--- flow/run.sh ---
#!/bin/bash
# the make line also repeats each setting of config.mk as NAME=value (left out here)
make -C /OpenROAD-flow-scripts/flow DESIGN_CONFIG=/design/flow/config.mk WORK_HOME=/design/flow/orfs CLKGATE_MAP_FILE= finish
--- flow/config.mk ---
export PLATFORM = sky130hd
export DESIGN_NAME = wrapper
export DESIGN_NICKNAME = wrapper
export VERILOG_FILES = /design/flow/design.v
export SDC_FILE = /design/flow/constraint.sdc
export NUM_CORES = 4
export LEC_CHECK = 0
export ABC_AREA = 1
export CAP_MARGIN = 40
export CORE_MARGIN = 2
export CORE_UTILIZATION = 72
export CTS_CLUSTER_DIAMETER = 193
export CTS_CLUSTER_SIZE = 25
export GPL_TIMING_DRIVEN = 1
export MAX_ROUTING_LAYER = met5
export PLACE_DENSITY = 0.37
export SETUP_SLACK_MARGIN = -0.36
export SLEW_MARGIN = 20
--- flow/constraint.sdc ---
create_clock -name core_clock -period 13.1 [get_ports {s3_axi_aclk}]
set_input_delay 2.6200 -clock core_clock [delete_from_list [all_inputs] [get_ports {s3_axi_aclk}]]
set_output_delay 2.6200 -clock core_clock [all_outputs]
set_load 0.01 [all_outputs]
--- flow/design.v ---
module bus #(
    parameter DATA_WIDTH = 32,
    parameter ADDR_WIDTH = 8,
    parameter RESP_WIDTH = 3
)
(
    input s0_axi_aclk,
    input s0_axi_aresetn,
    input [ADDR_WIDTH-1:0] s0_axi_awaddr,
    input s0_axi_awvalid,
    output reg s0_axi_awready,
    input [DATA_WIDTH-1:0] s0_axi_wdata,
    input [DATA_WIDTH/8:0] s0_axi_wstrb,
    input s0_axi_wvalid,
    output reg s0_axi_wready,
    output reg [RESP_WIDTH - 1:0] s0_axi_bresp,
    output reg s0_axi_bvalid,
    input s0_axi_bready,
    input [ADDR_WIDTH-1:0] s0_axi_araddr,
    input s0_axi_arvalid,
    output reg s0_axi_arready,
    output reg [DATA_WIDTH-1:0] s0_axi_rdata,
    output reg [RESP_WIDTH - 1:0] s0_axi_rresp,
    output reg s0_axi_rvalid,
    input s0_axi_rready,
    input m1_axi_aclk,
    input m1_axi_aresetn,
    output  reg [ADDR_WIDTH-1:0] m1_axi_awaddr,
    output  reg m1_axi_awvalid,
    input  m1_axi_awready,
    output  reg [DATA_WIDTH-1:0] m1_axi_wdata,
    output  reg [DATA_WIDTH/8:0] m1_axi_wstrb,
    output  reg m1_axi_wvalid,
    input  m1_axi_wready,
    input  [RESP_WIDTH - 1:0] m1_axi_bresp,
    input  m1_axi_bvalid,
    output reg m1_axi_bready,
    output reg [ADDR_WIDTH-1:0] m1_axi_araddr,
    output reg m1_axi_arvalid,
    input  m1_axi_arready,
    input  [DATA_WIDTH-1:0] m1_axi_rdata,
    input  [RESP_WIDTH - 1:0] m1_axi_rresp,
    input  m1_axi_rvalid,
    output reg m1_axi_rready,
    input m2_axi_aclk,
    input m2_axi_aresetn,
    output  reg [ADDR_WIDTH-1:0] m2_axi_awaddr,
    output  reg m2_axi_awvalid,
    input  m2_axi_awready,
    output  reg [DATA_WIDTH-1:0] m2_axi_wdata,
    output  reg [DATA_WIDTH/8:0] m2_axi_wstrb,
    output  reg m2_axi_wvalid,
    input  m2_axi_wready,
    input  [RESP_WIDTH - 1:0] m2_axi_bresp,
    input  m2_axi_bvalid,
    output reg m2_axi_bready,
    output reg [ADDR_WIDTH-1:0] m2_axi_araddr,
    output reg m2_axi_arvalid,
    input  m2_axi_arready,
    input  [DATA_WIDTH-1:0] m2_axi_rdata,
    input  [RESP_WIDTH - 1:0] m2_axi_rresp,
    input  m2_axi_rvalid,
    output reg m2_axi_rready
);
reg [DATA_WIDTH-1:0] cached_slave1_read_data;
reg [ADDR_WIDTH-1:0] cached_slave1_read_address;
reg [DATA_WIDTH-1:0] cached_slave1_write_data;
reg  cached_slave1_write_valid_data;
reg [ADDR_WIDTH-1:0] cached_slave1_write_address;
reg [DATA_WIDTH/8:0] cached_slave1_wstrb;
reg  cached_slave1_write_valid_address;
reg [DATA_WIDTH-1:0] cached_slave2_read_data;
reg [ADDR_WIDTH-1:0] cached_slave2_read_address;
reg [DATA_WIDTH-1:0] cached_slave2_write_data;
reg [ADDR_WIDTH-1:0] cached_slave2_write_address;
reg [DATA_WIDTH/8:0] cached_slave2_wstrb;
reg  cached_slave2_write_valid_data;
reg  cached_slave2_write_valid_address;
  typedef enum {IDLE_WRITE,VALID_WRITE_ADDR,VALID_WRITE_DATA, WRITE_TO_SLAVE1, WRITE_TO_SLAVE2, NOTIFY_MASTER_FROM_SLAVE1, NOTIFY_MASTER_FROM_SLAVE2 } writing_states;
  typedef enum {IDLE_READ, VALID_READ_ADDR, READ_FROM_SLAVE1, READ_FROM_SLAVE2, CACHE_DATA_FROM_SLAVE1,CACHE_DATA_FROM_SLAVE2, WRITE_TO_MASTER_FROM_SLAVE1, WRITE_TO_MASTER_FROM_SLAVE2 } reading_states;
  writing_states write_state;
  reading_states read_state;
always @(posedge s0_axi_aclk) begin
    if (s0_axi_aresetn == 0) begin
      s0_axi_awready <= 0;
      s0_axi_wready <= 0;
      s0_axi_bvalid <= 0;
      m1_axi_awvalid <=0;
      m1_axi_wvalid <=0;
      m2_axi_awvalid <=0;
      m2_axi_wvalid <=0;
      s0_axi_bresp <= 0;
      m1_axi_awaddr <= 0;
      m1_axi_wdata <= 0;
      m1_axi_wstrb <= 0;
      m1_axi_bready <= 0;
      m2_axi_awaddr <= 0;
      m2_axi_wdata <= 0;
      m2_axi_wstrb <= 0;
      m2_axi_bready <= 0;
      cached_slave1_write_address <= 0;
      cached_slave1_write_valid_address <= 0;
      cached_slave1_write_data <= 0;
      cached_slave1_wstrb <= 0;
      cached_slave1_write_valid_data <= 0;
      cached_slave2_write_address <= 0;
      cached_slave2_write_valid_address <= 0;
      cached_slave2_write_data <= 0;
      cached_slave2_wstrb <= 0;
      cached_slave2_write_valid_data <= 0;
      write_state <= IDLE_WRITE;
    end else begin
      case (write_state)
        IDLE_WRITE: begin
          s0_axi_wready <= 1;
          s0_axi_awready <= 1;
          s0_axi_bvalid <= 0;
          if (s0_axi_bready) begin
            s0_axi_wready <= 0;
            s0_axi_awready <= 0;
            write_state <= VALID_WRITE_ADDR;
          end
        end
        VALID_WRITE_ADDR: begin
          if(s0_axi_awaddr == 0 || s0_axi_awaddr == 4)begin
                cached_slave1_write_address <= s0_axi_awaddr;
                cached_slave1_write_valid_address <= s0_axi_awvalid;
                write_state <= VALID_WRITE_DATA;
              end 
          if(s0_axi_awaddr == 16 || s0_axi_awaddr == 20) begin
                cached_slave2_write_address <= s0_axi_awaddr;
                cached_slave2_write_valid_address <= s0_axi_awvalid;
                write_state <= VALID_WRITE_DATA;
              end 
        end
        VALID_WRITE_DATA: begin
            if(cached_slave1_write_address == 0 || cached_slave1_write_address == 4)begin
                cached_slave1_write_data <= s0_axi_wdata;
                cached_slave1_wstrb <= s0_axi_wstrb;
                cached_slave1_write_valid_data <= s0_axi_wvalid;
                write_state <= WRITE_TO_SLAVE1;
              end 
            if(cached_slave2_write_address == 16 || cached_slave2_write_address == 20) begin
                cached_slave2_write_data <= s0_axi_wdata;
                cached_slave2_wstrb <= s0_axi_wstrb;
                cached_slave2_write_valid_data <= s0_axi_wvalid;
                write_state <= WRITE_TO_SLAVE2;
              end 
        end
        WRITE_TO_SLAVE1: begin
            m1_axi_awaddr <= cached_slave1_write_address;
            m1_axi_awvalid <= 1;
            m1_axi_wdata <= cached_slave1_write_data;
            m1_axi_wstrb <= cached_slave1_wstrb;
            m1_axi_wvalid <= 1;
            m1_axi_bready <= s0_axi_bready;
            write_state <= NOTIFY_MASTER_FROM_SLAVE1;
        end
        WRITE_TO_SLAVE2: begin
            m2_axi_awaddr <= cached_slave2_write_address;
            m2_axi_awvalid <= 1;
            m2_axi_wdata <= cached_slave2_write_data;
            m2_axi_wstrb <= cached_slave2_wstrb;
            m2_axi_wvalid <= 1;
            m2_axi_bready <= s0_axi_bready;
            write_state <= NOTIFY_MASTER_FROM_SLAVE2;
          end
        NOTIFY_MASTER_FROM_SLAVE1: begin
            s0_axi_wready <= m1_axi_wready;
            s0_axi_awready <= m1_axi_awready;
            s0_axi_bvalid <= m1_axi_bvalid;
            s0_axi_bresp <= m1_axi_bresp;
            write_state <= IDLE_WRITE;
        end
        NOTIFY_MASTER_FROM_SLAVE2: begin
            s0_axi_wready <= m2_axi_wready;
            s0_axi_awready <= m2_axi_awready;
            s0_axi_bvalid <= m2_axi_bvalid;
            s0_axi_bresp <= m2_axi_bresp;
            write_state <= IDLE_WRITE;
        end
      endcase
    end
  end
always @(posedge s0_axi_aclk) begin
    if (s0_axi_aresetn == 0) begin
       s0_axi_arready <= 0;
       s0_axi_rvalid <= 0;
       s0_axi_rdata <= 0;
       s0_axi_rresp <= 0;
       m1_axi_rready <= 0;
       m2_axi_rready <= 0;
       m1_axi_araddr <= 0;
       m1_axi_arvalid <= 0;
       m2_axi_araddr <= 0;
       m2_axi_arvalid <= 0;
       cached_slave1_read_address <= 0;
       cached_slave1_read_data <= 0;
       cached_slave2_read_address <= 0;
       cached_slave2_read_data <= 0;
       read_state<=IDLE_READ;
    end else begin
      case (read_state)
        IDLE_READ: begin
          s0_axi_arready <= 1; 
          m1_axi_rready <= 0;
          m2_axi_rready <= 0;
          s0_axi_rvalid <= 0;
           if(s0_axi_rready ) begin
            read_state<=VALID_READ_ADDR;
           end
        end
        VALID_READ_ADDR: begin
            if(s0_axi_araddr == 8 || s0_axi_araddr == 12)begin
                cached_slave1_read_address <= s0_axi_araddr;
                s0_axi_arready <= 0;
                s0_axi_rvalid <= 1;
                read_state <= READ_FROM_SLAVE1;
               end 
           if(s0_axi_araddr == 24 || s0_axi_araddr == 28) begin
                 cached_slave2_read_address <= s0_axi_araddr;
                 s0_axi_rvalid <= 1;
                 s0_axi_arready <= 0;
                 read_state <= READ_FROM_SLAVE2;
              end 
        end
        READ_FROM_SLAVE1: begin
            m1_axi_araddr <= cached_slave1_read_address;
            m1_axi_arvalid <= 1;
            m1_axi_rready <= 1;
            read_state <= CACHE_DATA_FROM_SLAVE1;
        end
        READ_FROM_SLAVE2: begin
            m2_axi_araddr <= cached_slave2_read_address;
            m2_axi_arvalid <= 1;
            m2_axi_rready <= 1;
            read_state <= CACHE_DATA_FROM_SLAVE2;
        end
        CACHE_DATA_FROM_SLAVE1: begin
           cached_slave1_read_data <= m1_axi_rdata;
           read_state <= WRITE_TO_MASTER_FROM_SLAVE1;
        end
        CACHE_DATA_FROM_SLAVE2: begin
          cached_slave2_read_data <= m2_axi_rdata;
          read_state <= WRITE_TO_MASTER_FROM_SLAVE2;  
        end
        WRITE_TO_MASTER_FROM_SLAVE1: begin           
              if(m1_axi_arready) begin
                s0_axi_rdata <= cached_slave1_read_data; 
                s0_axi_rvalid <= 1;
                s0_axi_rresp <= 0;
                read_state <= IDLE_READ; 
              end
            s0_axi_rvalid <= 0;
        end
        WRITE_TO_MASTER_FROM_SLAVE2: begin 
            if(m2_axi_arready) begin
              s0_axi_rdata <= cached_slave2_read_data;
              s0_axi_rvalid <= 1;
              s0_axi_rresp <= 0;
              read_state <= IDLE_READ;
            end
            s0_axi_rvalid <= 0;
        end
      endcase
    end
  end
endmodule
module adder#(
    parameter DATA_WIDTH = 32,
    parameter ADDR_WIDTH = 8,
    parameter RESP_WIDTH = 3
)
(
    input s1_axi_aclk,
    input s1_axi_aresetn,
    input [ADDR_WIDTH-1:0] s1_axi_awaddr,
    input s1_axi_awvalid,
    output reg s1_axi_awready,
    input [DATA_WIDTH-1:0] s1_axi_wdata,
    input [DATA_WIDTH/8:0] s1_axi_wstrb,
    input s1_axi_wvalid,
    output reg s1_axi_wready,
    output reg [RESP_WIDTH - 1:0] s1_axi_bresp,
    output reg s1_axi_bvalid,
    input s1_axi_bready,
    input [ADDR_WIDTH-1:0] s1_axi_araddr,
    input s1_axi_arvalid,
    output  s1_axi_arready,
    output reg [DATA_WIDTH-1:0] s1_axi_rdata,
    output reg [RESP_WIDTH - 1:0] s1_axi_rresp,
    output reg s1_axi_rvalid,
    input  s1_axi_rready
);
reg [DATA_WIDTH-1:0] operandA, operandB;
wire [(2*DATA_WIDTH-1):0] result_tmp;
wire [DATA_WIDTH-1:0] overflow_adder;
reg [1:0] operandCounters;
reg [(2*DATA_WIDTH-1):0] result_hold;
reg s1_axi_arready_tmp;
assign s1_axi_arready = s1_axi_arready_tmp;
always@(posedge s1_axi_aclk)
begin
    if(~s1_axi_aresetn) 
    begin
	    s1_axi_awready <= 0;
       s1_axi_wready <= 0;
       operandCounters <= 0;
       operandA <= 0;
       operandB <= 0;
       s1_axi_bresp <= 0;
       s1_axi_bvalid <= 0;
    end
	else if(s1_axi_awvalid == 1 && s1_axi_wvalid == 1 )
	  begin
	     case(s1_axi_awaddr)
		   0:
		     begin
            s1_axi_awready <= 0;
            s1_axi_wready <= 0;
                  operandA <= s1_axi_wdata;
                  if(operandCounters == 2'b10) begin
                     operandCounters <= 1;
                  end
                  else begin
                     operandCounters <= operandCounters + 1;
                  end
                  if (s1_axi_bready == 1) begin
                    s1_axi_awready <= 1;
                    s1_axi_wready <= 1;
                    s1_axi_bresp <= 0;
                    s1_axi_bvalid <= 1;  
                  end
			 end  
		   4: 
		     begin
            s1_axi_awready <= 0;
            s1_axi_wready <= 0;
              operandB <= s1_axi_wdata;  
              if(operandCounters == 2) begin
                    operandCounters <= 1;
              end
                  else begin
                    operandCounters <= operandCounters + 1;
                  end 
              if (s1_axi_bready == 1) begin
                s1_axi_awready <= 1;
                s1_axi_wready <= 1;
                s1_axi_bresp <= 0;
                s1_axi_bvalid <= 1;
              end
			 end 
		   default:
		      begin
			     s1_axi_awready <= 1;
              s1_axi_wready <= 1;
			  end
        endcase
	  end
	else
	  begin
	   s1_axi_bresp <= 0;
      s1_axi_bvalid <= 0;
	  end
end
always@(posedge s1_axi_aclk)
begin
   if(~s1_axi_aresetn)
      result_hold <= 0;
   else if(operandCounters == 2)
      result_hold <= result_tmp;
end
assign result_tmp = (operandCounters == 2) ? operandA + operandB : result_hold;
assign overflow_adder = (result_tmp > (2**DATA_WIDTH)-1)?1:0;    
always@(posedge s1_axi_aclk)
begin
   if(~s1_axi_aresetn) begin
	   s1_axi_rvalid <= 0;
       s1_axi_rresp <= 0;
       s1_axi_rdata <= 0;
   end 
	else if(s1_axi_rready == 1 && s1_axi_arvalid == 1)
      begin
         case(s1_axi_araddr)
            8: begin
                  s1_axi_rvalid <= 1;
                  s1_axi_rresp <= 0;
                  s1_axi_rdata <= result_tmp[31:0];
               end
            12: begin
                  s1_axi_rvalid <= 1;
                  s1_axi_rresp <= 0;
                  s1_axi_rdata <= overflow_adder;
               end
            default: begin
                  s1_axi_rresp <= 0;
               end
         endcase
      end
   else
	  begin
        s1_axi_rresp <= 0;
	  end
end
always@(posedge s1_axi_aclk)
begin
 if(s1_axi_aresetn == 1'b0) 
  begin
   s1_axi_arready_tmp <= 0;
  end 
 else
   if(s1_axi_arvalid && ~s1_axi_arready_tmp )
      s1_axi_arready_tmp <= 1'b1;    
   else
      s1_axi_arready_tmp <= 1'b0; 
 end
endmodule
module multiplier#(
    parameter DATA_WIDTH = 32,
    parameter ADDR_WIDTH = 8,
    parameter RESP_WIDTH = 3
)
(
    input s2_axi_aclk,
    input s2_axi_aresetn,
    input [ADDR_WIDTH-1:0] s2_axi_awaddr,
    input s2_axi_awvalid,
    output reg s2_axi_awready,
    input [DATA_WIDTH-1:0] s2_axi_wdata,
    input [DATA_WIDTH/8:0] s2_axi_wstrb,
    input s2_axi_wvalid,
    output reg s2_axi_wready,
    output reg [RESP_WIDTH - 1:0] s2_axi_bresp,
    output reg s2_axi_bvalid,
    input s2_axi_bready,
    input [ADDR_WIDTH-1:0] s2_axi_araddr,
    input s2_axi_arvalid,
    output  s2_axi_arready,
    output reg [DATA_WIDTH-1:0] s2_axi_rdata,
    output reg [RESP_WIDTH - 1:0] s2_axi_rresp,
    output reg s2_axi_rvalid,
    input  s2_axi_rready
);
reg [DATA_WIDTH-1:0] operandA, operandB;
wire [(2*DATA_WIDTH-1):0] result_tmp;
wire [DATA_WIDTH-1:0] overflow_adder;
reg [1:0] operandCounters;
reg [(2*DATA_WIDTH-1):0] result_hold;
reg s2_axi_arready_tmp;
assign s2_axi_arready = s2_axi_arready_tmp;
always@(posedge s2_axi_aclk)
begin
    if(~s2_axi_aresetn) 
    begin
	    s2_axi_awready <= 0;
       s2_axi_wready <= 0;
       operandCounters <= 0;
       operandA <= 0;
       operandB <= 0;
       s2_axi_bresp <= 0;
       s2_axi_bvalid <= 0;
    end
	else if(s2_axi_awvalid == 1 && s2_axi_wvalid == 1 )
	  begin
	     case(s2_axi_awaddr)
		   16:
		     begin
            s2_axi_awready <= 0;
            s2_axi_wready <= 0;
                  operandA <= s2_axi_wdata;
                  if(operandCounters == 2'b10) begin
                     operandCounters <= 1;
                  end
                  else begin
                     operandCounters <= operandCounters + 1;
                  end
                  if (s2_axi_bready == 1) begin
                    s2_axi_awready <= 1;
                    s2_axi_wready <= 1;
                    s2_axi_bresp <= 0;
                    s2_axi_bvalid <= 1;  
                  end
			 end  
		   20: 
		     begin
            s2_axi_awready <= 0;
            s2_axi_wready <= 0;
              operandB <= s2_axi_wdata;  
              if(operandCounters == 2) begin
                    operandCounters <= 1;
              end
                  else begin
                    operandCounters <= operandCounters + 1;
                  end 
              if (s2_axi_bready == 1) begin
                s2_axi_awready <= 1;
                s2_axi_wready <= 1;
                s2_axi_bresp <= 0;
                s2_axi_bvalid <= 1;
              end
			 end 
		   default:
		      begin
			     s2_axi_awready <= 1;
              s2_axi_wready <= 1;
			  end
        endcase
	  end
	else
	  begin
	   s2_axi_bresp <= 0;
      s2_axi_bvalid <= 0;
	  end
end
always@(posedge s2_axi_aclk)
begin
   if(~s2_axi_aresetn)
      result_hold <= 0;
   else if(operandCounters == 2)
      result_hold <= result_tmp;
end
assign result_tmp = (operandCounters == 2) ? operandA * operandB : result_hold;
assign overflow_adder = (result_tmp > (2**DATA_WIDTH)-1)?1:0;    
always@(posedge s2_axi_aclk)
begin
   if(~s2_axi_aresetn) begin
	   s2_axi_rvalid <= 0;
       s2_axi_rresp <= 0;
       s2_axi_rdata <= 0;
   end 
	else if(s2_axi_rready == 1 && s2_axi_arvalid == 1)
      begin
         case(s2_axi_araddr)
            24: begin
                  s2_axi_rvalid <= 1;
                  s2_axi_rresp <= 0;
                  s2_axi_rdata <= result_tmp[31:0];
               end
            28: begin
                  s2_axi_rvalid <= 1;
                  s2_axi_rresp <= 0;
                  s2_axi_rdata <= overflow_adder;
               end
            default: begin
                  s2_axi_rresp <= 0;
               end
         endcase
      end
   else
	  begin
        s2_axi_rresp <= 0;
	  end
end
always@(posedge s2_axi_aclk)
begin
 if(s2_axi_aresetn == 1'b0) 
  begin
   s2_axi_arready_tmp <= 0;
  end 
 else
   if(s2_axi_arvalid && ~s2_axi_arready_tmp )
      s2_axi_arready_tmp <= 1'b1;    
   else
      s2_axi_arready_tmp <= 1'b0; 
 end
endmodule
module wrapper #(
    parameter DATA_WIDTH = 32,
    parameter ADDR_WIDTH = 8,
    parameter RESP_WIDTH = 3
)
(
    input s3_axi_aclk,
    input s3_axi_aresetn,
    input [ADDR_WIDTH-1:0] s3_axi_awaddr,
    input s3_axi_awvalid,
    output wire s3_axi_awready,
    input [DATA_WIDTH-1:0] s3_axi_wdata,
    input [DATA_WIDTH/8:0] s3_axi_wstrb,
    input s3_axi_wvalid,
    output wire s3_axi_wready,
    output wire [RESP_WIDTH - 1:0] s3_axi_bresp,
    output wire s3_axi_bvalid,
    input s3_axi_bready,
    input [ADDR_WIDTH-1:0] s3_axi_araddr,
    input s3_axi_arvalid,
    output wire s3_axi_arready,
    output wire [DATA_WIDTH-1:0] s3_axi_rdata,
    output wire [RESP_WIDTH - 1:0] s3_axi_rresp,
    output wire s3_axi_rvalid,
    input s3_axi_rready
);
wire [ADDR_WIDTH-1:0] connect_slave1_awaddr;
wire connect_slave1_awvalid;
wire connect_slave1_awready;
wire [DATA_WIDTH-1:0] connect_slave1_wdata;
wire [DATA_WIDTH/8:0] connect_slave1_wstrb;
wire connect_slave1_wvalid;
wire connect_slave1_wready;
wire [RESP_WIDTH - 1:0] connect_slave1_bresp;
wire connect_slave1_bvalid;
wire connect_slave1_bready;
wire [ADDR_WIDTH-1:0] connect_slave1_araddr;
wire connect_slave1_arvalid;
wire connect_slave1_arready;
wire [DATA_WIDTH-1:0] connect_slave1_rdata;
wire [RESP_WIDTH - 1:0] connect_slave1_rresp;
wire connect_slave1_rvalid;
wire connect_slave1_rready;
wire [ADDR_WIDTH-1:0] connect_slave2_awaddr;
wire connect_slave2_awvalid;
wire connect_slave2_awready;
wire [DATA_WIDTH-1:0] connect_slave2_wdata;
wire [DATA_WIDTH/8:0] connect_slave2_wstrb;
wire connect_slave2_wvalid;
wire connect_slave2_wready;
wire [RESP_WIDTH - 1:0] connect_slave2_bresp;
wire connect_slave2_bvalid;
wire connect_slave2_bready;
wire [ADDR_WIDTH-1:0] connect_slave2_araddr;
wire connect_slave2_arvalid;
wire connect_slave2_arready;
wire [DATA_WIDTH-1:0] connect_slave2_rdata;
wire [RESP_WIDTH - 1:0] connect_slave2_rresp;
wire connect_slave2_rvalid;
wire connect_slave2_rready;
bus#(
    .DATA_WIDTH(DATA_WIDTH),
    .ADDR_WIDTH(ADDR_WIDTH),
    .RESP_WIDTH(RESP_WIDTH)
) bus_instiate (
    .s0_axi_aclk(s3_axi_aclk),
    .s0_axi_aresetn(s3_axi_aresetn),
    .s0_axi_awaddr(s3_axi_awaddr),
    .s0_axi_awvalid(s3_axi_awvalid),
    .s0_axi_awready(s3_axi_awready),
    .s0_axi_wdata(s3_axi_wdata),
    .s0_axi_wstrb(s3_axi_wstrb),
    .s0_axi_wvalid(s3_axi_wvalid),
    .s0_axi_wready(s3_axi_wready),
    .s0_axi_bresp(s3_axi_bresp),
    .s0_axi_bvalid(s3_axi_bvalid),
    .s0_axi_bready(s3_axi_bready),
    .s0_axi_araddr(s3_axi_araddr),
    .s0_axi_arvalid(s3_axi_arvalid),
    .s0_axi_arready(s3_axi_arready),
    .s0_axi_rdata(s3_axi_rdata),
    .s0_axi_rresp(s3_axi_rresp),
    .s0_axi_rvalid(s3_axi_rvalid),
    .s0_axi_rready(s3_axi_rready),
    .m1_axi_aclk(s3_axi_aclk),
    .m1_axi_aresetn(s3_axi_aresetn),
    .m1_axi_awaddr(connect_slave1_awaddr),
    .m1_axi_awvalid(connect_slave1_awvalid),
    .m1_axi_awready(connect_slave1_awready),
    .m1_axi_wdata(connect_slave1_wdata),
    .m1_axi_wstrb(connect_slave1_wstrb),
    .m1_axi_wvalid(connect_slave1_wvalid),
    .m1_axi_wready(connect_slave1_wready),
    .m1_axi_bresp(connect_slave1_bresp),
    .m1_axi_bvalid(connect_slave1_bvalid),
    .m1_axi_bready(connect_slave1_bready),
    .m1_axi_araddr(connect_slave1_araddr),
    .m1_axi_arvalid(connect_slave1_arvalid),
    .m1_axi_arready(connect_slave1_arready),
    .m1_axi_rdata(connect_slave1_rdata),
    .m1_axi_rresp(connect_slave1_rresp),
    .m1_axi_rvalid(connect_slave1_rvalid),
    .m1_axi_rready(connect_slave1_rready),
    .m2_axi_aclk(s3_axi_aclk),
    .m2_axi_aresetn(s3_axi_aresetn),
    .m2_axi_awaddr(connect_slave2_awaddr),
    .m2_axi_awvalid(connect_slave2_awvalid),
    .m2_axi_awready(connect_slave2_awready),
    .m2_axi_wdata(connect_slave2_wdata),
    .m2_axi_wstrb(connect_slave2_wstrb),
    .m2_axi_wvalid(connect_slave2_wvalid),
    .m2_axi_wready(connect_slave2_wready),
    .m2_axi_bresp(connect_slave2_bresp),
    .m2_axi_bvalid(connect_slave2_bvalid),
    .m2_axi_bready(connect_slave2_bready),
    .m2_axi_araddr(connect_slave2_araddr),
    .m2_axi_arvalid(connect_slave2_arvalid),
    .m2_axi_arready(connect_slave2_arready),
    .m2_axi_rdata(connect_slave2_rdata),
    .m2_axi_rresp(connect_slave2_rresp),
    .m2_axi_rvalid(connect_slave2_rvalid),
    .m2_axi_rready(connect_slave2_rready)
  );
  adder #(
    .DATA_WIDTH(DATA_WIDTH),
    .ADDR_WIDTH(ADDR_WIDTH),
    .RESP_WIDTH(RESP_WIDTH)
  ) adder_instiate (
    .s1_axi_aclk(s3_axi_aclk),
    .s1_axi_aresetn(s3_axi_aresetn),
    .s1_axi_awaddr(connect_slave1_awaddr),
    .s1_axi_awvalid(connect_slave1_awvalid),
    .s1_axi_awready(connect_slave1_awready),
    .s1_axi_wdata(connect_slave1_wdata),
    .s1_axi_wstrb(connect_slave1_wstrb),
    .s1_axi_wvalid(connect_slave1_wvalid),
    .s1_axi_wready(connect_slave1_wready),
    .s1_axi_bresp(connect_slave1_bresp),
    .s1_axi_bvalid(connect_slave1_bvalid),
    .s1_axi_bready(connect_slave1_bready),
    .s1_axi_araddr(connect_slave1_araddr),
    .s1_axi_arvalid(connect_slave1_arvalid),
    .s1_axi_arready(connect_slave1_arready),
    .s1_axi_rdata(connect_slave1_rdata),
    .s1_axi_rresp(connect_slave1_rresp),
    .s1_axi_rvalid(connect_slave1_rvalid),
    .s1_axi_rready(connect_slave1_rready)
  );
   multiplier #(
    .DATA_WIDTH(DATA_WIDTH),
    .ADDR_WIDTH(ADDR_WIDTH),
    .RESP_WIDTH(RESP_WIDTH)
   ) multiplier_instiate (
    .s2_axi_aclk(s3_axi_aclk),
    .s2_axi_aresetn(s3_axi_aresetn),
    .s2_axi_awaddr(connect_slave2_awaddr),
    .s2_axi_awvalid(connect_slave2_awvalid),
    .s2_axi_awready(connect_slave2_awready),
    .s2_axi_wdata(connect_slave2_wdata),
    .s2_axi_wstrb(connect_slave2_wstrb),
    .s2_axi_wvalid(connect_slave2_wvalid),
    .s2_axi_wready(connect_slave2_wready),
    .s2_axi_bresp(connect_slave2_bresp),
    .s2_axi_bvalid(connect_slave2_bvalid),
    .s2_axi_bready(connect_slave2_bready),
    .s2_axi_araddr(connect_slave2_araddr),
    .s2_axi_arvalid(connect_slave2_arvalid),
    .s2_axi_arready(connect_slave2_arready),
    .s2_axi_rdata(connect_slave2_rdata),
    .s2_axi_rresp(connect_slave2_rresp),
    .s2_axi_rvalid(connect_slave2_rvalid),
    .s2_axi_rready(connect_slave2_rready)
  );
endmodule
==> impl_metrics.csv, run 1 <==
group,metric,value,unit
status,status,"timing/DRC/antenna clean",
route,via_count,48810,
min_path,hold_depth,1,
power_and_ir_drop,p_int,2.388,mW
synth,avgSynthCellArea,7.519,um^2
worst_setup_path,cp.depth,34,
grt,grt_pass1_vias,50410,
final_timing,setup_ws,4.933,ns
clock_tree,cts_tree,"yes",
power_and_ir_drop,clockPowerShare,0.326,
power_and_ir_drop,switching_share,0.2115,
finish,syn_to_final_growth,3.739,%
floorplanning,pin_count,103,
synth,synth.top_cells.by_count,"inv_1 (1,758), nand2_1 (1,739), nor2_1 (988)",
clock_tree,clockBufferDepth,3,
synth,topCellsByArea,"fa_1 (30%), dfxtp_1 (22%), inv_1 (11%)",
synth,topCombFamilyByArea,"adder cells",
power_and_ir_drop,pwr-share-seq,0.649,
floorplanning,rows,105,
route,routed_via_density,5.561,
route,routed_wl,155.9,mm
worst_setup_path,worstPathArrival,8.67,ns
run,warnings,40,
worst_setup_path,path_delay_family,"adder cells",
route,drcViolationCount,0,
grt,grt_pass1_wl,254.9,mm
final_timing,tns,0,ns
finish,final_nets,8960,
final_timing,worst_slew_pin_slew,1.002,ns
final_timing,hold_viol,0,
grt,grt_max_degree,191,
worst_setup_path,path_class,"reg -> reg",
min_path,hold_start,"adder_instiate.s1_axi_arready_tmp$_SDFF_PN0_",
floorplanning,coreArea,82110,um^2
final_timing,fin_crit,8.167,ns
power_and_ir_drop,power_frac_comb,0.025,
final_timing,slew_headroom,0.3321,
synth,ys_types,53,
synth,edf_count,0,
worst_setup_path,worstRegToRegCells,34,
grt,track_usage,0.3747,
route,num_antenna_cells,0,
final_timing,slew_viol_final,0,
worst_setup_path,crit_path_end,"multiplier_instiate.s2_axi_rdata[0]$_SDFFE_PN0P_",
place,io_buffers,88,
min_path,hp-class,"reg -> reg",
final_timing,whs,0.4291,ns
synth,synth_top_cell_by_area,"fa_1",
synth,ys_seq_frac,0.2165,
finish,stdcell_area,61870,um^2
power_and_ir_drop,pg_clk,0.987,mW
power_and_ir_drop,leakage,33.98,nW
worst_setup_path,slowest_stage,"fa_1",
final_timing,fmax,0.1224,GHz
route,drt-pass1-iter-count,6,
synth,mux_area_frac,0.0006714,
worst_setup_path,cp_slowest_stage_delay,0.57,ns
floorplanning,chipArea,85150,um^2
min_path,whs_endpoint,"adder_instiate.s1_axi_arready_tmp$_SDFF_PN0_",
clock_tree,insertion_delay,0.60,ns
worst_setup_path,worstPathRequired,13.60,ns
power_and_ir_drop,seq_cell_power,1.96,mW
clock_tree,path_clk_slew,0.10,ns
worst_setup_path,cp-start-kind,"flop",
worst_setup_path,reg2reg_to,"multiplier_instiate.s2_axi_rdata[0]$_SDFFE_PN0P_",
synth,synth.cell_area,59640,um^2
synth,ys_sh_adder,0.3630,
grt,grt-ovfl-total,0,
worst_setup_path,endpoint_kind,"flop",
synth,async_flop_share,0,
run,drv_cap,0,
grt,antenna_found_initial,0,
synth,synth_flops,645,
place,hpwl,120.3,mm
synth,compound_area_frac,0.07353,
clock_tree,cts-buffers-inserted,29,
floorplanning,fp_util,0.7263,
clock_tree,cts_htree_levels,1,
power_and_ir_drop,power.group.top,"sequential cells",
synth,synth_top_area_share,0.3011,
clock_tree,cts_hold_buf,0,
power_and_ir_drop,pg_comb,0.0764,mW
place,dpl_worst_slack,4.952,ns
clock_tree,postCtsSetupRepairBufs,0,
synth,ys_chip_area,59640,um^2
power_and_ir_drop,ir_worst_vdd,0.1336,mV
power_and_ir_drop,p_switching,0.6406,mW
synth,synthFlopType,"dfxtp_1",
final_timing,finalClockSkew,0.01643,ns
synth,most_common_cell,"inv_1",
worst_setup_path,cp_max_fo,29,
worst_setup_path,r2r-start,"multiplier_instiate.operandB[8]$_SDFFE_PN0P_",
synth,yosys-stat-cells,7932,
synth,ys_sh_simple,0.1999,
final_timing,rsz0062_at_grt,"no",
worst_setup_path,crit_buf_inv,8,
synth,synth-xor-area-share,0.006609,
clock_tree,cts-root-buf,"clkbuf_16",
synth,yosysWarnings,3,
route,wire_per_inst,17.76,um
route,drtAntennaViolNets,0,
final_timing,finalCritPeriodShare,0.6234,
synth,syn_inst,7932,
clock_tree,cts_resized,0,
worst_setup_path,timing.critical_path.mode_cell,"nand2_1",
floorplanning,die_y,291.8,um
worst_setup_path,startpoint,"multiplier_instiate.operandB[8]$_SDFFE_PN0P_",
power_and_ir_drop,power-per-cell-area,48.95,nW/um^2
worst_setup_path,ff2ff_setup_slack,4.93,ns
route,drt_iter0_drc,3506,
place,gp_congestion,0.9921,
clock_tree,cts.sinks,645,
floorplanning,die_width,291.8,um
final_timing,finalSetupViolations,0,
place,placed_cell_area,61030,um^2
-- metrics by stage --
step           utilization  std cells  power (mW)
3_5_place_dp        0.7433       8742       2.085
5_1_grt             0.7535       8777       3.106
6_report            0.7535       8777       3.028
3_3_place_gp        0.7407       8732       2.081
2_1_floorplan            -       7937       2.051
4_1_cts             0.7522       8772       3.035
-- area by class of cell --
class	count	area (um^2)
timing repair buffer	183	1794
clock inverter	1	7.507
tap	1070	1339
inverter	1768	6641
sequential	645	12920
fill	6172	20240
clock buffer	29	725.7
multi-input combinational	5081	38440
-- metal layers --
metal	track usage	part of all wire	vias to the layer above
met5	0	0	-
met4	0.1603	0.047	0
met3	0.06066	0.080	492
met2	0.6457	0.49	1945
met1	0.4689	0.39	23630
li1	-	-	22750
==> run 2: changes to the inputs <==
- CAP_MARGIN: 40 -> 25
- CELL_PAD_IN_SITES_DETAIL_PLACEMENT: unset -> 1
- CELL_PAD_IN_SITES_GLOBAL_PLACEMENT: unset -> 3
- CORE_UTILIZATION: 72 -> 55
- CTS_CLUSTER_SIZE: 25 -> 40
- GPL_TIMING_DRIVEN: 1 -> 0
- PLACE_DENSITY: 0.37 -> unset
- PLACE_DENSITY_LB_ADDON: unset -> 0.05
- SETUP_SLACK_MARGIN: -0.36 -> 2.94
- TNS_END_PERCENT: unset -> 50
- clock period: 13.1 -> 12.2 ns (I/O delays scaled with it)
==> run 2 against run 1 <==
The flow now stops in global placement without I/O. Die size up 30%. Synthesized cell count unchanged. Synthesized area did not move.
==> impl_metrics.csv, run 2 <==
group,metric,value,unit
synth,yosys-stat-cells,7932,
synth,synth-xor-area-share,0.006609,
synth,compound_area_frac,0.07353,
synth,most_common_cell,"inv_1",
synth,ys_seq_frac,0.2165,
status,status,"did not finish",
synth,ys_chip_area,59640,um^2
synth,topCellsByArea,"fa_1 (30%), dfxtp_1 (22%), inv_1 (11%)",
synth,synth.cell_area,59640,um^2
synth,topCombFamilyByArea,"adder cells",
synth,synth.top_cells.by_count,"inv_1 (1,758), nand2_1 (1,739), nor2_1 (988)",
synth,mux_area_frac,0.0006714,
synth,ys_types,53,
status,error,"[ERROR FLW-0024] Place density exceeds 1.0 (current PLACE_DENSITY_LB_ADDON =  0.05). Please check if the value of  PLACE_DENSITY_LB_ADDON is between 0 and 0.99.",
synth,edf_count,0,
synth,ys_sh_simple,0.1999,
floorplanning,chipArea,111100,um^2
floorplanning,die_y,333.3,um
synth,ys_sh_adder,0.3630,
synth,synthFlopType,"dfxtp_1",
synth,async_flop_share,0,
synth,avgSynthCellArea,7.519,um^2
synth,synth_flops,645,
synth,syn_inst,7932,
synth,synth_top_area_share,0.3011,
floorplanning,die_width,333.3,um
floorplanning,coreArea,107400,um^2
synth,yosysWarnings,3,
floorplanning,rows,120,
floorplanning,fp_util,0.5555,
status,haltStage,"global placement without I/O",
synth,synth_top_cell_by_area,"fa_1",
==> run 3: changes to the inputs <==
- ABC_AREA: 1 -> 0
- CAP_MARGIN: 25 -> 20
- CELL_PAD_IN_SITES_DETAIL_PLACEMENT: 1 -> unset
- CELL_PAD_IN_SITES_GLOBAL_PLACEMENT: 3 -> unset
- CORE_UTILIZATION: 55 -> 66
- CTS_CLUSTER_DIAMETER: 193 -> 359
- CTS_CLUSTER_SIZE: 40 -> unset
- GPL_TIMING_DRIVEN: 0 -> unset
- MAX_ROUTING_LAYER: met5 -> unset
- PLACE_DENSITY_LB_ADDON: 0.05 -> unset
- SETUP_SLACK_MARGIN: 2.94 -> -0.5
- TNS_END_PERCENT: 50 -> unset
- clock period: 12.2 -> 6.2 ns (I/O delays scaled with it)
==> run 3 against run 2 <==
The layout now fails its checks (setup timing). Die size down 19%. Synthesized area down 3.3%. Synthesized cell count is 18% lower.
==> impl_metrics.csv, run 3 <==
group,metric,value,unit
synth,async_flop_share,0,
route,drcViolationCount,0,
clock_tree,cts.sinks,645,
run,drv_cap,0,
worst_setup_path,path_delay_family,"adder cells",
status,failed_checks,"setup timing",
synth,syn_inst,6479,
synth,yosys-stat-cells,6479,
power_and_ir_drop,power.group.top,"clock",
synth,ys_sh_simple,0.1849,
final_timing,slew_viol_final,0,
clock_tree,cts-root-buf,"clkbuf_16",
place,dpl_worst_slack,-1.849,ns
synth,synth.top_cells.by_count,"nand2_1 (1,093), inv_1 (911), fa_1 (897)",
clock_tree,cts-buffers-inserted,68,
worst_setup_path,path_class,"reg -> reg",
worst_setup_path,startpoint,"multiplier_instiate.operandB[11]$_SDFFE_PN0P_",
floorplanning,rows,108,
worst_setup_path,slowest_stage,"fa_2",
worst_setup_path,cp_max_fo,20,
route,drtAntennaViolNets,0,
min_path,whs_endpoint,"adder_instiate.s1_axi_arready_tmp$_SDFF_PN0_",
synth,synth.cell_area,57680,um^2
power_and_ir_drop,p_switching,1.838,mW
power_and_ir_drop,pwr-share-seq,0.490,
run,warnings,42,
worst_setup_path,worstRegToRegCells,26,
route,via_count,46120,
synth,topCombFamilyByArea,"adder cells",
place,hpwl,124.6,mm
synth,synthFlopType,"dfxtp_1",
floorplanning,pin_count,103,
synth,synth_flops,645,
place,gp_congestion,0.9629,
final_timing,fin_crit,7.951,ns
synth,ys_types,94,
power_and_ir_drop,power-per-cell-area,122.5,nW/um^2
worst_setup_path,cp.depth,26,
synth,edf_count,0,
worst_setup_path,r2r-start,"multiplier_instiate.operandB[11]$_SDFFE_PN0P_",
synth,topCellsByArea,"fa_1 (31%), dfxtp_1 (22%), nand2_1 (7.1%)",
synth,most_common_cell,"nand2_1",
worst_setup_path,reg2reg_to,"multiplier_instiate.s2_axi_rdata[0]$_SDFFE_PN0P_",
grt,antenna_found_initial,2,
clock_tree,cts_tree,"yes",
route,wire_per_inst,20.18,um
min_path,hold_start,"adder_instiate.s1_axi_arready_tmp$_SDFF_PN0_",
clock_tree,path_clk_slew,0.06,ns
synth,yosysWarnings,3,
worst_setup_path,crit_path_end,"multiplier_instiate.s2_axi_rdata[0]$_SDFFE_PN0P_",
power_and_ir_drop,ir_worst_vdd,0.2472,mV
power_and_ir_drop,seq_cell_power,4.14,mW
route,routed_wl,163.3,mm
power_and_ir_drop,leakage,30.98,nW
worst_setup_path,worstPathArrival,8.44,ns
min_path,hold_depth,1,
worst_setup_path,crit_buf_inv,5,
finish,final_nets,8139,
final_timing,hold_viol,0,
synth,avgSynthCellArea,8.902,um^2
route,routed_via_density,5.701,
floorplanning,fp_util,0.6649,
synth,ys_seq_frac,0.2239,
final_timing,slew_headroom,0.2481,
worst_setup_path,worstPathRequired,6.69,ns
clock_tree,clockBufferDepth,3,
final_timing,finalSetupViolations,74,
grt,grt_pass1_wl,257.2,mm
final_timing,finalCritPeriodShare,1.282,
power_and_ir_drop,switching_share,0.2174,
synth,synth_top_cell_by_area,"fa_1",
power_and_ir_drop,pg_comb,0.137,mW
worst_setup_path,cp_slowest_stage_delay,0.59,ns
finish,syn_to_final_growth,19.69,%
synth,synth-xor-area-share,0.01033,
power_and_ir_drop,power_frac_comb,0.016,
final_timing,fmax,0.1258,GHz
clock_tree,cts_htree_levels,3,
route,drt_iter0_drc,3288,
floorplanning,coreArea,86750,um^2
synth,ys_chip_area,57680,um^2
finish,fillers,5839,
floorplanning,die_y,299.6,um
final_timing,finalClockSkew,0.05004,ns
clock_tree,insertion_delay,0.65,ns
route,drt-pass1-iter-count,5,
grt,grt_max_degree,132,
synth,mux_area_frac,0.03679,
status,status,"complete, but fails checks",
final_timing,rsz0062_at_grt,"yes",
final_timing,worst_slew_pin_slew,1.124,ns
synth,ys_sh_adder,0.3753,
grt,grt_pass1_vias,47950,
grt,track_usage,0.3652,
power_and_ir_drop,pg_clk,4.17,mW
power_and_ir_drop,p_int,6.616,mW
worst_setup_path,ff2ff_setup_slack,-1.75,ns
power_and_ir_drop,clockPowerShare,0.494,
final_timing,setup_ws,-1.751,ns
synth,compound_area_frac,0.08002,
place,io_buffers,88,
worst_setup_path,endpoint_kind,"flop",
final_timing,whs,0.4390,ns
final_timing,tns,-68.19,ns
floorplanning,chipArea,89770,um^2
grt,grt-ovfl-total,0,
worst_setup_path,cp-start-kind,"flop",
synth,synth_top_area_share,0.3113,
min_path,hp-class,"reg -> reg",
floorplanning,die_width,299.6,um
-- run 3: final cells by class --
type,instances,area (um^2),area share
diodes,1,2.502,0.00003625
flip-flops and latches,645,13020,0.1886
well taps,1155,1445,0.02093
clock buffers,101,2008,0.02909
multi-input cells,4519,41720,0.6042
clock inverters,16,272.8,0.003951
repair buffers,742,7149,0.1036
inverters,911,3427,0.04964
-- run 3: metal layers --
layer,share of wire,track usage,vias up
met2,0.48,0.6080,1731
met1,0.39,0.4764,23060
met4,0.043,0.1426,0
met3,0.079,0.06610,412
met5,0,0,-
li1,-,-,20920
-- run 3: through the flow --
stage / power (mW) / std cells / util / cell area (um^2)
6_report: 8.454 / 8090 / 0.7958 / 69040
5_1_grt: 8.678 / 8089 / 0.7958 / 69040
4_1_cts: 8.506 / 8047 / 0.7803 / 67700
3_5_place_dp: 4.379 / 7870 / 0.7322 / 63520
3_3_place_gp: 4.379 / 7870 / 0.7322 / 63520
2_1_floorplan: 4.311 / 6484 / - / 58190
-- run 3: what timing repair did --
action,CTS,global route
hold buffers,0,0
cloned,3,4
setup buffers,69,50
pin swaps,148,130
endpoints found under the setup margin,74,73
resized,346,235
endpoints found under the hold margin,0,0
==> run 4: changes to the inputs <==
- ABC_AREA: 0 -> 1
- CELL_PAD_IN_SITES_DETAIL_PLACEMENT: unset -> 2
- CORE_UTILIZATION: 66 -> 39
- CTS_CLUSTER_DIAMETER: 359 -> unset
- CTS_CLUSTER_SIZE: unset -> 46
- MAX_ROUTING_LAYER: unset -> met4
- PLACE_DENSITY_LB_ADDON: unset -> 0.29
- SETUP_SLACK_MARGIN: -0.5 -> unset
- TNS_END_PERCENT: unset -> 75
- clock period: 6.2 -> 7.25 ns (I/O delays scaled with it)
==> run 4 against run 3 <==
The flow now stops in global routing. Synthesized cell count increased by 22%. Synthesized area is 3.4% higher. Die size increased by 74%.
==> impl_metrics.csv, run 4 <==
group,metric,value,unit
clock_tree,cts_htree_levels,3,
clock_tree,cts_hold_buf,0,
synth,mux_area_frac,0.0006714,
clock_tree,cts-buffers-inserted,75,
grt,grt-ovfl-total,581,
floorplanning,die_width,395.1,um
synth,most_common_cell,"inv_1",
clock_tree,clockBufferDepth,3,
synth,ys_types,53,
synth,topCombFamilyByArea,"adder cells",
place,placed_cell_area,65630,um^2
floorplanning,fp_util,0.3926,
place,placed_cells,10040,
synth,compound_area_frac,0.07353,
synth,ys_sh_simple,0.1999,
floorplanning,pin_count,103,
synth,synth-xor-area-share,0.006609,
synth,synth.top_cells.by_count,"inv_1 (1,758), nand2_1 (1,739), nor2_1 (988)",
synth,synth.cell_area,59640,um^2
synth,synth_flops,645,
synth,edf_count,0,
synth,async_flop_share,0,
synth,yosysWarnings,3,
synth,synthFlopType,"dfxtp_1",
floorplanning,rows,143,
place,io_buffers,88,
synth,ys_seq_frac,0.2165,
synth,yosys-stat-cells,7932,
status,haltStage,"global routing",
synth,avgSynthCellArea,7.519,um^2
clock_tree,cts-root-buf,"clkbuf_16",
synth,ys_sh_adder,0.3630,
synth,topCellsByArea,"fa_1 (30%), dfxtp_1 (22%), inv_1 (11%)",
status,status,"did not finish",
status,error,"[ERROR GRT-0116] Global routing finished with congestion. Check the congestion regions in the DRC Viewer.",
clock_tree,cts.sinks,645,
synth,syn_inst,7932,
floorplanning,die_y,395.1,um
floorplanning,chipArea,156100,um^2
grt,track_usage,0.6990,
place,hpwl,274.1,mm
place,gp_congestion,0.9494,
synth,synth_top_area_share,0.3011,
synth,ys_chip_area,59640,um^2
synth,synth_top_cell_by_area,"fa_1",
floorplanning,coreArea,151900,um^2
[run 4: metrics by stage]
stage               power (mW)  utilization  TNS (ns)  setup slack, ns  hold slack, ns
global placement         3.770       0.4319   -0.3175          -0.2612          0.4124
CTS                      8.030       0.4709    -14.29          -0.6969          0.4493
floorplan                3.707            -         0           0.4213          0.3991
detailed placement       3.782       0.4321    -57.57           -1.528          0.4230
[run 4: per-layer routing]
metal | overflow | track usage
met5 | - | -
met4 | 192 | 0.7034
met3 | 7 | 0.4576
met2 | 379 | 0.9157
met1 | 3 | 0.6689
[run 4: what timing repair did]
item / 4_1_cts
gates resized: 770
endpoints found under the setup margin: 78
gates cloned: 5
pin swaps: 210
buffers inserted: 63
==> run 5: changes to the inputs <==
- ABC_AREA: 1 -> unset
- CELL_PAD_IN_SITES_DETAIL_PLACEMENT: 2 -> unset
- CORE_UTILIZATION: 39 -> 72
- CTS_CLUSTER_SIZE: 46 -> 57
- MAX_ROUTING_LAYER: met4 -> unset
- PLACE_DENSITY_LB_ADDON: 0.29 -> 0.0
- SETUP_SLACK_MARGIN: unset -> -0.49
- TNS_END_PERCENT: 75 -> unset
- clock period: 7.25 -> 6.87 ns (I/O delays scaled with it)
==> run 5 against run 4 <==
The layout now fails its checks (setup timing). Die size fell by 47%. Synthesized cell count fell by 18%. Synthesized area fell by 3.3%.
==> impl_metrics.csv, run 5 <==
group,metric,value,unit
floorplanning,die_y,287.0,um
final_timing,fmax,0.1250,GHz
clock_tree,cts_hold_buf,0,
synth,edf_count,0,
synth,topCombFamilyByArea,"adder cells",
synth,ys_sh_adder,0.3753,
clock_tree,cts-root-buf,"clkbuf_16",
power_and_ir_drop,power_frac_comb,0.016,
finish,logic_area,40860,um^2
clock_tree,cts_tree,"yes",
worst_setup_path,startpoint,"multiplier_instiate.operandB[19]$_SDFFE_PN0P_",
synth,ys_chip_area,57680,um^2
min_path,whs_endpoint,"multiplier_instiate.s2_axi_arready_tmp$_SDFF_PN0_",
route,wire_per_inst,19.93,um
synth,ys_types,94,
power_and_ir_drop,p_int,5.873,mW
power_and_ir_drop,seq_cell_power,3.74,mW
final_timing,slew_viol_final,0,
synth,ys_seq_frac,0.2239,
power_and_ir_drop,power.group.top,"sequential cells",
power_and_ir_drop,power-per-cell-area,112.9,nW/um^2
route,drt-pass1-iter-count,8,
clock_tree,clockBufferDepth,3,
run,drv_cap,0,
synth,ys_sh_simple,0.1849,
power_and_ir_drop,p_switching,1.707,mW
synth,synth_top_area_share,0.3113,
clock_tree,cts-buffers-inserted,68,
place,gp_congestion,0.9871,
place,hpwl,121.0,mm
clock_tree,cts_htree_levels,3,
synth,mux_area_frac,0.03679,
min_path,hp-class,"reg -> reg",
finish,fillers,4622,
worst_setup_path,path_class,"reg -> reg",
clock_tree,cts.sinks,645,
synth,topCellsByArea,"fa_1 (31%), dfxtp_1 (22%), nand2_1 (7.1%)",
worst_setup_path,worstPathArrival,8.48,ns
power_and_ir_drop,leakage,30.37,nW
final_timing,worst_slew_pin_slew,1.083,ns
power_and_ir_drop,clockPowerShare,0.491,
final_timing,fin_crit,8.001,ns
grt,track_usage,0.3849,
place,dpl_worst_slack,-1.186,ns
grt,grt_max_degree,226,
grt,grt_pass1_wl,248.7,mm
route,via_count,46140,
grt,grt-ovfl-total,0,
worst_setup_path,crit_path_end,"multiplier_instiate.s2_axi_rdata[0]$_SDFFE_PN0P_",
grt,grt_pass1_vias,47380,
synth,synth.cell_area,57680,um^2
worst_setup_path,slowest_stage,"fa_1",
worst_setup_path,endpoint_kind,"flop",
floorplanning,fp_util,0.7289,
route,drtAntennaViolNets,0,
synth,synth_flops,645,
worst_setup_path,worstRegToRegCells,28,
final_timing,finalSetupViolations,64,
min_path,hold_depth,1,
synth,synthFlopType,"dfxtp_1",
synth,yosys-stat-cells,6479,
floorplanning,pin_count,103,
status,status,"complete, but fails checks",
place,io_buffers,88,
final_timing,slew_headroom,0.2780,
route,routed_via_density,5.831,
floorplanning,die_width,287.0,um
worst_setup_path,cp.depth,28,
worst_setup_path,r2r-start,"multiplier_instiate.operandB[19]$_SDFFE_PN0P_",
route,drt_iter0_drc,3479,
route,drcViolationCount,0,
floorplanning,coreArea,79130,um^2
floorplanning,chipArea,82390,um^2
power_and_ir_drop,ir_worst_vdd,0.2203,mV
final_timing,hold_viol,0,
clock_tree,path_clk_slew,0.06,ns
power_and_ir_drop,pg_comb,0.119,mW
synth,most_common_cell,"nand2_1",
route,routed_wl,157.7,mm
worst_setup_path,timing.critical_path.mode_cell,"fa_1",
power_and_ir_drop,switching_share,0.2253,
worst_setup_path,cp_max_fo,14,
final_timing,setup_ws,-1.131,ns
power_and_ir_drop,pg_clk,3.72,mW
final_timing,rsz0062_at_grt,"yes",
final_timing,whs,0.4465,ns
worst_setup_path,worstPathRequired,7.35,ns
worst_setup_path,cp_slowest_stage_delay,0.57,ns
final_timing,finalClockSkew,0.03957,ns
synth,yosysWarnings,3,
finish,syn_to_final_growth,16.40,%
final_timing,finalCritPeriodShare,1.165,
synth,avgSynthCellArea,8.902,um^2
worst_setup_path,cp-start-kind,"flop",
clock_tree,insertion_delay,0.63,ns
synth,compound_area_frac,0.08002,
worst_setup_path,crit_buf_inv,7,
worst_setup_path,path_delay_family,"adder cells",
finish,final_nets,8059,
min_path,hold_start,"multiplier_instiate.s2_axi_arready_tmp$_SDFF_PN0_",
synth,synth.top_cells.by_count,"nand2_1 (1,093), inv_1 (911), fa_1 (897)",
floorplanning,rows,103,
synth,syn_inst,6479,
grt,antenna_found_initial,0,
finish,seq_area,12990,um^2
run,warnings,45,
power_and_ir_drop,pwr-share-seq,0.494,
status,failed_checks,"setup timing",
synth,synth_top_cell_by_area,"fa_1",
synth,async_flop_share,0,
worst_setup_path,reg2reg_to,"multiplier_instiate.s2_axi_rdata[0]$_SDFFE_PN0P_",
worst_setup_path,ff2ff_setup_slack,-1.13,ns
synth,synth-xor-area-share,0.01033,
[run 5: what timing repair did]
action | CTS | global route
resized | 136 | 196
setup endpoints to repair | 27 | 51
pin swaps | 78 | 61
setup buffers | 29 | 23
gates cloned | 1 | 5
[run 5: area by class of cell]
class / count / share of cell area
Antenna cell: 1 / 0.00003727
Clock buffer: 95 / 0.02911
Clock inverter: 29 / 0.004473
Inverter: 911 / 0.05105
Multi-Input combinational cell: 4519 / 0.6086
Sequential cell: 645 / 0.1934
Tap cell: 1050 / 0.01957
Timing Repair Buffer: 662 / 0.09374
[run 5: stage by stage]
| stage | TNS, ns | power [mW] | std cells | utilization | instance area (um^2) |
|---|---|---|---|---|---|
| global route | -36.15 | 7.757 | 7911 | 0.8484 | 67130 |
| global placement | -22.52 | 3.946 | 7738 | 0.7969 | 63050 |
| finish | -23.55 | 7.580 | 7912 | 0.8484 | 67140 |
| detailed placement | -26.02 | 3.946 | 7740 | 0.7972 | 63080 |
| floorplan | -0.8368 | 3.891 | 6484 | - | 57910 |
| CTS | -20.45 | 7.599 | 7891 | 0.8352 | 66090 |
[run 5: metal layers]
layer	wire length [um]	vias to the layer above	part of all wire	track usage
met5	0	-	0	0
met2	76460	1932	0.48	0.6433
li1	-	20790	-	-
met3	13320	511	0.084	0.07762
met4	7559	0	0.048	0.1603
met1	60340	22910	0.38	0.4908
==> run 6: changes to the inputs <==
- CTS_CLUSTER_SIZE: 57 -> 73
- SETUP_SLACK_MARGIN: -0.49 -> 2.25
- clock period: 6.87 -> 7.62 ns (I/O delays scaled with it)
==> run 6 against run 5 <==
The layout still fails its checks (setup timing). Clock skew rose by 0.018 ns. Synthesized area did not move. Total power fell by 9.6%. Core utilization rose by 0.72 points. Sequential power fell by 9.9%. Critical path type unchanged.
==> impl_metrics.csv, run 6 <==
group,metric,value,unit
status,status,"complete, but fails checks",
status,failed_checks,"setup timing",
synth,edf_count,0,
synth,ys_sh_adder,0.3753,
route,routed_wl,167.7,mm
clock_tree,path_clk_slew,0.06,ns
worst_setup_path,worstRegToRegCells,27,
route,via_count,47500,
floorplanning,pin_count,103,
worst_setup_path,crit_buf_inv,6,
final_timing,worst_slew_pin_slew,1.064,ns
worst_setup_path,timing.critical_path.mode_cell,"fa_1",
final_timing,finalClockSkew,0.05793,ns
final_timing,finalCritPeriodShare,1.085,
power_and_ir_drop,p_switching,1.534,mW
power_and_ir_drop,power-per-cell-area,101.2,nW/um^2
worst_setup_path,slowest_stage,"fa_2",
power_and_ir_drop,pwr-share-seq,0.492,
clock_tree,cts-buffers-inserted,68,
final_timing,finalSetupViolations,14,
final_timing,hold_viol,0,
synth,synth_top_cell_by_area,"fa_1",
clock_tree,cts_hold_buf,0,
power_and_ir_drop,total_power,6.851,mW
power_and_ir_drop,power_frac_comb,0.016,
synth,synth.top_cells.by_count,"nand2_1 (1,093), inv_1 (911), fa_1 (897)",
synth,synth-xor-area-share,0.01033,
synth,yosys-stat-cells,6479,
synth,async_flop_share,0,
clock_tree,cts-root-buf,"clkbuf_16",
power_and_ir_drop,seq_cell_power,3.37,mW
synth,synthFlopType,"dfxtp_1",
final_timing,fin_crit,8.265,ns
worst_setup_path,cp_max_fo,7,
worst_setup_path,path_delay_family,"adder cells",
synth,topCellsByArea,"fa_1 (31%), dfxtp_1 (22%), nand2_1 (7.1%)",
place,io_buffers,88,
synth,avgSynthCellArea,8.902,um^2
final_timing,slew_headroom,0.2908,
route,routed_via_density,6.025,
power_and_ir_drop,switching_share,0.2240,
power_and_ir_drop,p_int,5.317,mW
min_path,hold_depth,1,
grt,grt_max_degree,196,
floorplanning,chipArea,82390,um^2
worst_setup_path,crit_path_end,"multiplier_instiate.s2_axi_rdata[0]$_SDFFE_PN0P_",
synth,yosysWarnings,3,
finish,final_nets,8036,
route,drtAntennaViolNets,0,
synth,synth_top_area_share,0.3113,
worst_setup_path,worstPathRequired,8.11,ns
final_timing,setup_ws,-0.6445,ns
synth,syn_inst,6479,
worst_setup_path,path_class,"reg -> reg",
worst_setup_path,cp.depth,27,
power_and_ir_drop,ir_worst_vdd,0.1936,mV
worst_setup_path,worstPathArrival,8.76,ns
worst_setup_path,cp-start-kind,"flop",
synth,ys_types,94,
synth,mux_area_frac,0.03679,
power_and_ir_drop,pg_clk,3.37,mW
min_path,hold_start,"multiplier_instiate.s2_axi_arready_tmp$_SDFF_PN0_",
floorplanning,die_y,287.0,um
place,dpl_worst_slack,-0.6112,ns
place,hpwl,118.7,mm
run,warnings,46,
grt,grt_pass1_vias,48840,
synth,synth_flops,645,
grt,grt-ovfl-total,0,
final_timing,rsz0062_at_grt,"yes",
synth,most_common_cell,"nand2_1",
grt,antenna_found_initial,2,
power_and_ir_drop,leakage,30.40,nW
worst_setup_path,r2r-start,"multiplier_instiate.operandA[16]$_SDFFE_PN0P_",
route,drcViolationCount,0,
finish,syn_to_final_growth,17.38,%
min_path,whs_endpoint,"multiplier_instiate.s2_axi_arready_tmp$_SDFF_PN0_",
synth,ys_sh_simple,0.1849,
synth,ys_chip_area,57680,um^2
final_timing,fmax,0.1210,GHz
power_and_ir_drop,power.group.top,"sequential cells",
synth,synth.cell_area,57680,um^2
synth,topCombFamilyByArea,"adder cells",
floorplanning,rows,103,
synth,compound_area_frac,0.08002,
power_and_ir_drop,pg_comb,0.109,mW
worst_setup_path,startpoint,"multiplier_instiate.operandA[16]$_SDFFE_PN0P_",
clock_tree,insertion_delay,0.64,ns
worst_setup_path,reg2reg_to,"multiplier_instiate.s2_axi_rdata[0]$_SDFFE_PN0P_",
worst_setup_path,endpoint_kind,"flop",
route,drt-pass1-iter-count,7,
worst_setup_path,cp_slowest_stage_delay,0.59,ns
clock_tree,cts.sinks,645,
clock_tree,cts_tree,"yes",
floorplanning,fp_util,0.7289,
min_path,hp-class,"reg -> reg",
route,drt_iter0_drc,4264,
grt,grt_pass1_wl,256.4,mm
clock_tree,clockBufferDepth,3,
route,wire_per_inst,21.27,um
floorplanning,die_width,287.0,um
floorplanning,coreArea,79130,um^2
clock_tree,cts_htree_levels,3,
final_timing,slew_viol_final,0,
worst_setup_path,ff2ff_setup_slack,-0.64,ns
run,drv_cap,0,
power_and_ir_drop,clockPowerShare,0.492,
grt,track_usage,0.3952,
synth,ys_seq_frac,0.2239,
place,gp_congestion,0.9635,
-- run 6: routing by layer --
layer  share of wire  global-route usage
met1            0.37              0.4926
met2            0.49              0.6701
met3           0.087             0.08095
met4           0.060              0.1699
met5               0                   0
-- run 6: final cells by class --
class | count | area (um^2)
Multi-Input combinational cell | 4519 | 41620
Sequential cell | 645 | 13030
Antenna cell | 1 | 2.502
Clock inverter | 27 | 350.3
Timing Repair Buffer | 639 | 6060
Tap cell | 1050 | 1314
Clock buffer | 92 | 1903
Fill cell | 4336 | 11430
Inverter | 911 | 3427
-- run 6: per-stage QoR --
stage | cells | hold WS, ns | util | instance area, um^2 | TNS (ns)
floorplan | 6484 | 0.4108 | - | 58560 | 0
global placement | 7648 | 0.4262 | 0.7878 | 62340 | -1.747
detailed placement | 7648 | 0.4265 | 0.7878 | 62340 | -2.624
CTS | 7839 | 0.4399 | 0.8418 | 66610 | -0.2726
global route | 7883 | 0.4690 | 0.8556 | 67700 | -5.234
finish | 7884 | 0.4400 | 0.8556 | 67700 | -1.941
-- run 6: what timing repair did --
item	4_1_cts	5_1_grt
setup endpoints to repair	81	81
hold endpoints to repair	0	0
pin swaps	198	130
resized	337	175
setup buffers	71	41
gates cloned	1	3
==> run 7: changes to the inputs <==
- CAP_MARGIN: 20 -> 40
- CELL_PAD_IN_SITES_DETAIL_PLACEMENT: unset -> 1
- CELL_PAD_IN_SITES_GLOBAL_PLACEMENT: unset -> 0
- CORE_MARGIN: 2 -> 10
- CORE_UTILIZATION: 72 -> 40
- CTS_CLUSTER_DIAMETER: unset -> 53
- CTS_CLUSTER_SIZE: 73 -> 57
- GPL_ROUTABILITY_DRIVEN: unset -> 0
- PLACE_DENSITY_LB_ADDON: 0.0 -> 0.14
- SETUP_SLACK_MARGIN: 2.25 -> unset
- SLEW_MARGIN: 20 -> 10
- TNS_END_PERCENT: unset -> 50
- clock period: 7.62 -> 12.7 ns (I/O delays scaled with it)
==> run 7 against run 6 <==
The run now finishes clean. Worst hold slack improved by 0.016 ns. Final cell count grew 4.5%. Sequential power decreased by about 40%.
==> impl_metrics.csv, run 7 <==
group,metric,value,unit
worst_setup_path,cp.depth,26,
worst_setup_path,slowest_stage,"dfxtp_2",
worst_setup_path,path_delay_family,"adder cells",
status,status,"timing/DRC/antenna clean",
synth,synth_flops,645,
worst_setup_path,r2r-start,"multiplier_instiate.operandB[8]$_SDFFE_PN0P_",
synth,synth_top_cell_by_area,"fa_1",
place,placed_cell_area,60240,um^2
final_timing,slew_viol_final,0,
floorplanning,pin_count,103,
synth,ys_types,94,
final_timing,finalClockSkew,0.05006,ns
min_path,hold_depth,1,
worst_setup_path,cp_max_fo,33,
final_timing,hold_viol,0,
power_and_ir_drop,p_int,2.772,mW
power_and_ir_drop,pg_clk,1.61,mW
worst_setup_path,path_class,"reg -> reg",
synth,yosys-stat-cells,6479,
floorplanning,fp_util,0.4020,
clock_tree,cts_tree,"yes",
power_and_ir_drop,power_frac_comb,0.018,
worst_setup_path,cp_slowest_stage_delay,0.90,ns
synth,synth-xor-area-share,0.01033,
power_and_ir_drop,switching_share,0.2507,
final_timing,fmax,0.1105,GHz
synth,avgSynthCellArea,8.902,um^2
synth,mux_area_frac,0.03679,
synth,ys_chip_area,57680,um^2
grt,antenna_found_initial,1,
finish,stdcell_area,61840,um^2
worst_setup_path,timing.critical_path.mode_cell,"fa_1",
power_and_ir_drop,clockPowerShare,0.434,
synth,edf_count,0,
route,drt_iter0_drc,2149,
clock_tree,cts_resized,0,
min_path,hp-class,"reg -> reg",
worst_setup_path,crit_buf_inv,5,
grt,grt_use_met3,0.01649,
grt,track_usage,0.2077,
finish,syn_to_final_growth,7.215,%
power_and_ir_drop,seq_cell_power,2.02,mW
grt,grtUsageMet1,0.2722,
synth,synth_top_area_share,0.3113,
clock_tree,cts.sinks,645,
worst_setup_path,worstRegToRegCells,26,
synth,synth.top_cells.by_count,"nand2_1 (1,093), inv_1 (911), fa_1 (897)",
synth,most_common_cell,"nand2_1",
worst_setup_path,endpoint_kind,"flop",
synth,ys_seq_frac,0.2239,
clock_tree,postCtsSetupRepairBufs,0,
final_timing,tns,0,ns
power_and_ir_drop,power.group.top,"sequential cells",
route,routed_wl,163.4,mm
synth,synth.cell_area,57680,um^2
min_path,hold_start,"adder_instiate.s1_axi_arready_tmp$_SDFF_PN0_",
final_timing,worst_slew_pin_slew,0.9372,ns
floorplanning,coreArea,143500,um^2
final_timing,setup_ws,3.653,ns
synth,ys_sh_adder,0.3753,
worst_setup_path,startpoint,"multiplier_instiate.operandB[8]$_SDFFE_PN0P_",
route,routed_via_density,5.179,
synth,synthFlopType,"dfxtp_1",
clock_tree,cts-root-buf,"clkbuf_16",
route,drtAntennaViolNets,0,
run,drv_cap,0,
power_and_ir_drop,pg_comb,0.0675,mW
grt,grt_max_degree,145,
grt,grt_pass1_vias,47430,
floorplanning,chipArea,159800,um^2
min_path,whs_endpoint,"adder_instiate.s1_axi_arready_tmp$_SDFF_PN0_",
grt,grt-ovfl-total,0,
clock_tree,insertion_delay,0.64,ns
route,drt-pass1-iter-count,4,
power_and_ir_drop,power-per-cell-area,59.82,nW/um^2
worst_setup_path,worstPathRequired,13.17,ns
worst_setup_path,cp-start-kind,"flop",
synth,ys_sh_simple,0.1849,
clock_tree,clockBufferDepth,3,
worst_setup_path,crit_path_end,"multiplier_instiate.s2_axi_rdata[0]$_SDFFE_PN0P_",
final_timing,rsz0062_at_grt,"no",
floorplanning,rows,139,
synth,async_flop_share,0,
final_timing,slew_headroom,0.3752,
synth,yosysWarnings,3,
synth,compound_area_frac,0.08002,
synth,syn_inst,6479,
final_timing,fin_crit,9.047,ns
place,dpl_worst_slack,3.529,ns
route,drcViolationCount,0,
route,via_count,42660,
grt,use_met2,0.3717,
place,hpwl,127.7,mm
clock_tree,cts_hold_buf,0,
worst_setup_path,worstPathArrival,9.52,ns
power_and_ir_drop,pwr-share-seq,0.547,
synth,topCellsByArea,"fa_1 (31%), dfxtp_1 (22%), nand2_1 (7.1%)",
final_timing,finalSetupViolations,0,
power_and_ir_drop,leakage,27.28,nW
final_timing,finalCritPeriodShare,0.7123,
floorplanning,die_y,399.7,um
synth,topCombFamilyByArea,"adder cells",
clock_tree,cts-buffers-inserted,43,
power_and_ir_drop,ir_worst_vdd,0.1127,mV
floorplanning,die_width,399.7,um
worst_setup_path,reg2reg_to,"multiplier_instiate.s2_axi_rdata[0]$_SDFFE_PN0P_",
place,io_buffers,88,
grt,grt_pass1_wl,266.7,mm
grt,busiest_layer,"met2",
worst_setup_path,ff2ff_setup_slack,3.65,ns
route,wire_per_inst,19.83,um
finish,final_nets,7552,
run,warnings,37,
power_and_ir_drop,p_switching,0.9274,mW
finish,fillers,16640,
clock_tree,cts_htree_levels,2,
clock_tree,path_clk_slew,0.09,ns
run 7: layer usage:
layer / share of wire / up-vias
li1: - / 19720
met1: 0.45 / 22120
met2: 0.50 / 633
met3: 0.030 / 187
met4: 0.023 / 0
met5: 0 / -
run 7: through the flow:
step / util / hold WS, ns / power (mW) / std cells
2_1_floorplan: - / 0.4108 / 2.105 / 6484
5_1_grt: 0.4310 / 0.4743 / 3.822 / 8237
3_5_place_dp: 0.4198 / 0.4450 / 2.139 / 8158
6_report: 0.4310 / 0.4565 / 3.699 / 8238
4_1_cts: 0.4310 / 0.4567 / 3.746 / 8237
3_3_place_gp: 0.4176 / 0.4368 / 2.137 / 8141
run 7: final cells by class:
type / count / area [um^2] / share of cell area
clock buffer: 45 / 1094 / 0.01768
antenna: 1 / 2.502 / 0.00004047
sequential: 645 / 12940 / 0.2093
inverter: 911 / 3427 / 0.05542
timing repair buffer: 180 / 1762 / 0.02849
clock inverter: 34 / 508.0 / 0.008214
tap: 1903 / 2381 / 0.03850
multi-input combinational: 4519 / 39720 / 0.6423
Power is estimated from default activity; no workload was simulated.
